Design topmodule, start of the top module:
module topmodule( input clk,
input rst,
output [3:0] anode,
output [7:0] cathode,
input B1, B2, B3, B4,
input [4:0] operation);
wire refreshclock;
wire refreshtick;
wire [1:0] refreshcounter;
wire [3:0] digit1;
wire [3:0] digit2;
wire [3:0] digit3;
wire [3:0] digit4;
wire [7:0] digit1disp;
wire [7:0] digit2disp;
wire [7:0] digit3disp;
wire [7:0] digit4disp;
wire dot;
wire [3:0] final1, final2, final3, final4; 
wire [13:0] result;     
wire negative_sign;                
clockDivider refreshclockGenerator( .clk(clk),.clk_out(refreshclock),.tick(refreshtick),.rst(rst));
refreshCounter counter(.clk(clk),.rst(rst),.en(refreshtick),.refreshcounter(refreshcounter));
anodeControl anodeControl(.refreshcounter(refreshcounter),.anode(anode));
increment case1(.clk(clk), .en(refreshtick), .rst(rst),.button(B1),.in(digit1));
increment case2(.clk(clk), .en(refreshtick), .rst(rst),.button(B2),.in(digit2));
increment case3(.clk(clk), .en(refreshtick), .rst(rst),.button(B3),.in(digit3));
increment case4(.clk(clk), .en(refreshtick), .rst(rst),.button(B4),.in(digit4));
  ...
Settings: LEC_CHECK=0, CAP_MARGIN=20, CELL_PAD_IN_SITES_DETAIL_PLACEMENT=2, CELL_PAD_IN_SITES_GLOBAL_PLACEMENT=3, CORE_ASPECT_RATIO=1.24, CORE_MARGIN=2, CORE_UTILIZATION=18, CTS_CLUSTER_DIAMETER=129, CTS_CLUSTER_SIZE=95, MAX_ROUTING_LAYER=met5, MIN_ROUTING_LAYER=met1, PLACE_DENSITY_LB_ADDON=0.18, SETUP_SLACK_MARGIN=2.04, SLEW_MARGIN=25, TNS_END_PERCENT=15; clock period 44.6 ns.
run.sh (not shown) runs the stock make flow with config.mk's settings and CLKGATE_MAP_FILE=.
The baseline ran to the end with no violations.
Then changed:
CORE_ASPECT_RATIO = 0.67   (was 1.24)
CTS_CLUSTER_SIZE = unset   (was 95)
MIN_ROUTING_LAYER = met2   (was met1)
SLEW_MARGIN = 10   (was 25)
TNS_END_PERCENT = unset   (was 15)
clock period = 23.5 ns   (was 44.6 ns; I/O delays follow)
After rerunning: Now the flow reached the layout checks and failed them: negative setup slack; routed wire length rises by roughly a tenth; final area grows by roughly a tenth; power came out higher by well over a third; non-clock buffer count came out higher by 284; clock power came out higher by well over a third; utilization climbs by 2.3 points; global-route usage grows by 9.1 points; critical path depth is higher by 5; via count increases by well over a third; sequential share of layout area went down by 1.8 points.
Then changed:
CELL_PAD_IN_SITES_DETAIL_PLACEMENT = unset   (was 2)
CELL_PAD_IN_SITES_GLOBAL_PLACEMENT = unset   (was 3)
CORE_ASPECT_RATIO = unset   (was 0.67)
CORE_UTILIZATION = 40   (was 18)
CTS_CLUSTER_DIAMETER = unset   (was 129)
MAX_ROUTING_LAYER = unset   (was met5)
MIN_ROUTING_LAYER = unset   (was met2)
PLACE_DENSITY_LB_ADDON = unset   (was 0.18)
SETUP_SLACK_MARGIN = unset   (was 2.04)
SLEW_MARGIN = 20   (was 10)
clock period = 30.0 ns   (was 23.5 ns; I/O delays follow)
Now the flow produced a clean layout.
Die area is lower by 55%.
Global-route usage is lower by 1.8 points.
Register-to-register slack gets better by 4600 ps.
Setup slack gets better by 4600 ps.
Cell count is lower by 26%.
Utilization is higher by 21 points.

---

The RTL this note starts from:
==> flow/design.v <==
`timescale 1ns / 1ps
module clockDivider(input clk, rst, output reg clk_out, output tick);
reg [31:0] count; 
parameter n = 20;
always @ (posedge(clk), posedge(rst)) begin 
if (rst == 1'b1)
count <= 32'b0;
else if (count == n-1)
count <= 32'b0;
else
count <= count + 1;
end
always @ (posedge(clk), posedge(rst)) begin
if (rst == 1'b1)
clk_out <= 1'b0;
else if (count == n-1)
  clk_out <= ~clk_out;
else
 clk_out <= clk_out;
end
assign tick = (count == n-1) & ~clk_out;
endmodule
`timescale 1ns / 1ps
module refreshCounter(
input clk,
input rst,
input en,
output reg[1:0] refreshcounter
    );
    always@(posedge clk, posedge rst)
    if (rst)
    refreshcounter <= 2'd0;
    else if (en)
    refreshcounter <= refreshcounter +1; 
endmodule
`timescale 1ns / 1ps
module anodeControl(
input [1:0] refreshcounter,
output reg [3:0] anode
    );
    always @(refreshcounter)
    begin 
    case(refreshcounter)
    2'b00:
      anode= 4'b1110;
    2'b01:
      anode= 4'b1101;
    2'b10:
      anode= 4'b1011;
    2'b11:
      anode= 4'b0111;
      endcase
      end
endmodule
`timescale 1ns / 1ps
module increment(
input clk,
input rst,
input en,
input button,
output reg [3:0]in 
    );
        reg push_f;
       reg push_sync;
       reg push_sync_f;
       wire push_edge;
       always@(posedge clk, posedge rst) begin
       if (rst) begin
           push_f <= 1'b0;
           push_sync <= 1'b0;
       end else if (en) begin
           push_f <= button;
           push_sync <= push_f;    
       end
       end
       always @(posedge clk, posedge rst) begin
       if (rst) begin
           push_sync_f <= 1'b0;
       end else if (en) begin
           push_sync_f <= push_sync;
           end
       end
       assign push_edge = push_sync & ~push_sync_f;
       always @(posedge clk, posedge rst)
       begin
       if(rst)begin
       in<=0;
       end
       else if (en && push_edge)
       begin
          if (in!=9)
          in<=in+1;
          else
          in<=0;
          end
      end
endmodule
module operations(
input clk,
input en,
input [4:0] operation,
input reset,
input [3:0] dig1, dig2, dig3, dig4,
output reg [13:0] result,
output reg  negative_sign,
output reg dot
    );
    reg [7:0] num1, num2;
    always @(posedge clk) begin
      if (en) begin
        if (reset == 1) begin
            num1 <= 0;
            num2 <= 0;
        end
        else begin
            num1 <= (dig1 * 10) + dig2;
            num2 <= (dig3 * 10) + dig4;
        end
      end
    end
    always @(posedge (clk))
     begin
      if (en) begin
        if (reset == 1) begin
            result <= 16'b0;
             negative_sign <= 0;
             dot<=0;
        end
        else if (operation[0] == 1) begin     
            result <= num1 + num2;
             negative_sign <= 0;
             dot<=1;
        end
        else if (operation[1] == 1) begin     
          if (num1==num2) begin
                      result <= 0;
                      negative_sign <= 0;
                      dot<=1;
                  end
            if (num1>num2) begin
                result <= num1 - num2;
                negative_sign <= 0;
                dot<=1;
            end
            if (num2>num1) begin
                result <= num2 - num1;
                negative_sign <=  1;
                dot<=1;
            end
        end
        else if (operation[2] == 1) begin     
            result <= num1 * num2;
             negative_sign <= 0;
             dot<=1;
        end
        else if (operation[3] == 1) begin     
            result <= (num2 == 0) ? 14'd0 : num1 / num2;
             negative_sign <= 0;
            dot<=1;
        end
         else if (operation[4] == 1) begin     
                   result<= (num1 *100) + num2;
                    negative_sign <= 0;
                   dot<=0;
               end
        else
        begin
        result<= (num1 *100) + num2;
        negative_sign <= 0;
        dot<=0;
        end
      end
   end
endmodule
`timescale 1ns / 1ps
module seperate_results(input clk,
input en,
input [13:0] result,
output reg [3:0] final1, final2, final3, final4
    );
    always @(posedge clk) begin
        if (en) begin
        final1<= (result)%10;
        final2<= (result/10)%10;
        final3<= (result/100)%10;
        final4<= (result/1000)%10;
        end
    end
endmodule
module seven_seg(
input clk,
input rst,
input en,
input [3:0] in,
input dot,
output reg [7:0] out
    );
    always @(posedge(clk)) begin
                  if (en) begin
                    case(in)
                        4'b0000:             
                        out[6:0] <= 7'b0000001;    
                        4'b0001:             
                         out[6:0] <= 7'b1001111;
                        4'b0010:             
                         out[6:0] <= 7'b0010010; 
                        4'b0011:             
                         out[6:0] <= 7'b0000110;
                        4'b0100:             
                         out[6:0] <= 7'b1001100;
                        4'b0101:             
                         out[6:0] <= 7'b0100100;
                        4'b0110:             
                         out[6:0] <= 7'b0100000;
                        4'b0111:             
                         out[6:0] <= 7'b0001111;
                        4'b1000:             
                         out[6:0] <= 7'b0000000;
                        4'b1001:             
                         out[6:0] <= 7'b0000100;
                        4'b1010: 
                         out[6:0] <= 7'b1111110;                        
                        default:
                         out[6:0] <= out[6:0];
                    endcase 
                    out[7] <= dot;
                  end
    end
endmodule
`timescale 1ns / 1ps
module BCDcontrol(
input [7:0] digit1,
input [7:0] digit2,
input [7:0] digit3,
input [7:0] digit4,
input [1:0] refreshcounter,
output reg [7:0] outDigit
    );
    always @(*)
        begin 
        case(refreshcounter)
        2'd0:
          outDigit= digit1;
        2'd1:
          outDigit= digit2;
        2'd2:
          outDigit= digit3;
        2'd3:
          outDigit= digit4;
          endcase
          end
endmodule
module topmodule( input clk,
input rst,
output [3:0] anode,
output [7:0] cathode,
input B1, B2, B3, B4,
input [4:0] operation);
wire refreshclock;
wire refreshtick;
wire [1:0] refreshcounter;
wire [3:0] digit1;
wire [3:0] digit2;
wire [3:0] digit3;
wire [3:0] digit4;
wire [7:0] digit1disp;
wire [7:0] digit2disp;
wire [7:0] digit3disp;
wire [7:0] digit4disp;
wire dot;
wire [3:0] final1, final2, final3, final4; 
wire [13:0] result;     
wire negative_sign;                
clockDivider refreshclockGenerator( .clk(clk),.clk_out(refreshclock),.tick(refreshtick),.rst(rst));
refreshCounter counter(.clk(clk),.rst(rst),.en(refreshtick),.refreshcounter(refreshcounter));
anodeControl anodeControl(.refreshcounter(refreshcounter),.anode(anode));
increment case1(.clk(clk), .en(refreshtick), .rst(rst),.button(B1),.in(digit1));
increment case2(.clk(clk), .en(refreshtick), .rst(rst),.button(B2),.in(digit2));
increment case3(.clk(clk), .en(refreshtick), .rst(rst),.button(B3),.in(digit3));
increment case4(.clk(clk), .en(refreshtick), .rst(rst),.button(B4),.in(digit4));
operations operate(.clk(clk), .en(refreshtick),.operation(operation), .reset(rst), .dig1(digit1), .dig2(digit2), .dig3(digit3),.dig4(digit4), .result(result), .negative_sign(negative_sign),.dot(dot));
seperate_results seperate(.clk(clk), .en(refreshtick), .result(result), .final1(final1), .final2(final2), .final3(final3), .final4(final4));
seven_seg display1(.clk(clk), .en(refreshtick),.in(final1),.dot(1'b1),.rst(rst),.out(digit1disp));
seven_seg display2(.clk(clk), .en(refreshtick),.in(final2),.dot(1'b1),.rst(rst),.out(digit2disp));
seven_seg display3(.clk(clk), .en(refreshtick),.in(final3),.dot(dot),.rst(rst),.out(digit3disp));
seven_seg display4(.clk(clk), .en(refreshtick),.in((negative_sign) ? 4'b1010 : final4),.dot(1'b1),.rst(rst),.out(digit4disp)); 
BCDcontrol control(.digit1(digit1disp), .digit2(digit2disp),.digit3(digit3disp), .digit4(digit4disp),.refreshcounter(refreshcounter),.outDigit(cathode));
endmodule
Settings: LEC_CHECK=0, ABC_AREA=0, CAP_MARGIN=20, CELL_PAD_IN_SITES_GLOBAL_PLACEMENT=0, CORE_MARGIN=2, CORE_UTILIZATION=69, CTS_CLUSTER_DIAMETER=364, CTS_CLUSTER_SIZE=31, GPL_TIMING_DRIVEN=1, MAX_ROUTING_LAYER=met5, PLACE_DENSITY_LB_ADDON=0.09, SETUP_SLACK_MARGIN=1.64, SLEW_MARGIN=0, TNS_END_PERCENT=95; clock period 49.4 ns.
The starting point finished clean.
Change:
==> flow/config.mk (replaced) <==
export PLATFORM = sky130hd
export DESIGN_NAME = topmodule
export DESIGN_NICKNAME = topmodule
export VERILOG_FILES = /design/flow/design.v
export SDC_FILE = /design/flow/constraint.sdc
export NUM_CORES = 4
export LEC_CHECK = 0
export CAP_MARGIN = 20
export CORE_MARGIN = 2
export CORE_UTILIZATION = 40
export SLEW_MARGIN = 20
==> flow/constraint.sdc (replaced) <==
create_clock -name core_clock -period 32.0 [get_ports {clk}]
set_input_delay 6.4000 -clock core_clock [delete_from_list [all_inputs] [get_ports {clk}]]
set_output_delay 6.4000 -clock core_clock [all_outputs]
set_load 0.01 [all_outputs]
Setup slack gets worse by 16 ns. Synthesized area does not change. Die area came out higher by 71%. Wire length went up by 5.6%.
Change:
--- a/flow/config.mk
+++ b/flow/config.mk
@@ -8,4 +8,10 @@
 export CAP_MARGIN = 20
-export CORE_MARGIN = 2
-export CORE_UTILIZATION = 40
+export CELL_PAD_IN_SITES_DETAIL_PLACEMENT = 1
+export CORE_MARGIN = 4
+export CORE_UTILIZATION = 25
+export MAX_ROUTING_LAYER = met5
+export MIN_ROUTING_LAYER = met1
+export PLACE_DENSITY_LB_ADDON = 0.25
+export SETUP_SLACK_MARGIN = -0.05
 export SLEW_MARGIN = 20
+export TNS_END_PERCENT = 30
Via count went down by 0.98%; combinational power rose by 3.6%; sequential cell count stays the same; die size increases by 63%; core utilization falls by 15 points; worst hold slack is better by 0.044 ns; setup slack improved by 0.094 ns; clock power climbs by 14%; power increases by 7.2%; wire length grows by 11%.
Change:
==> flow/config.mk (replaced) <==
export PLATFORM = sky130hd
export DESIGN_NAME = topmodule
export DESIGN_NICKNAME = topmodule
export VERILOG_FILES = /design/flow/design.v
export SDC_FILE = /design/flow/constraint.sdc
export NUM_CORES = 4
export LEC_CHECK = 0
export CAP_MARGIN = 20
export CELL_PAD_IN_SITES_GLOBAL_PLACEMENT = 2
export CORE_MARGIN = 2
export CORE_UTILIZATION = 40
export CTS_CLUSTER_SIZE = 13
export SLEW_MARGIN = 15
export TNS_END_PERCENT = 75
Outcome: The changed run finished clean; setup slack loses 0.27 ns; fmax shrinks by 0.91%; non-clock buffer count grows by 4; critical path depth shrinks by 2.
Power and IR drop assume default switching activity.
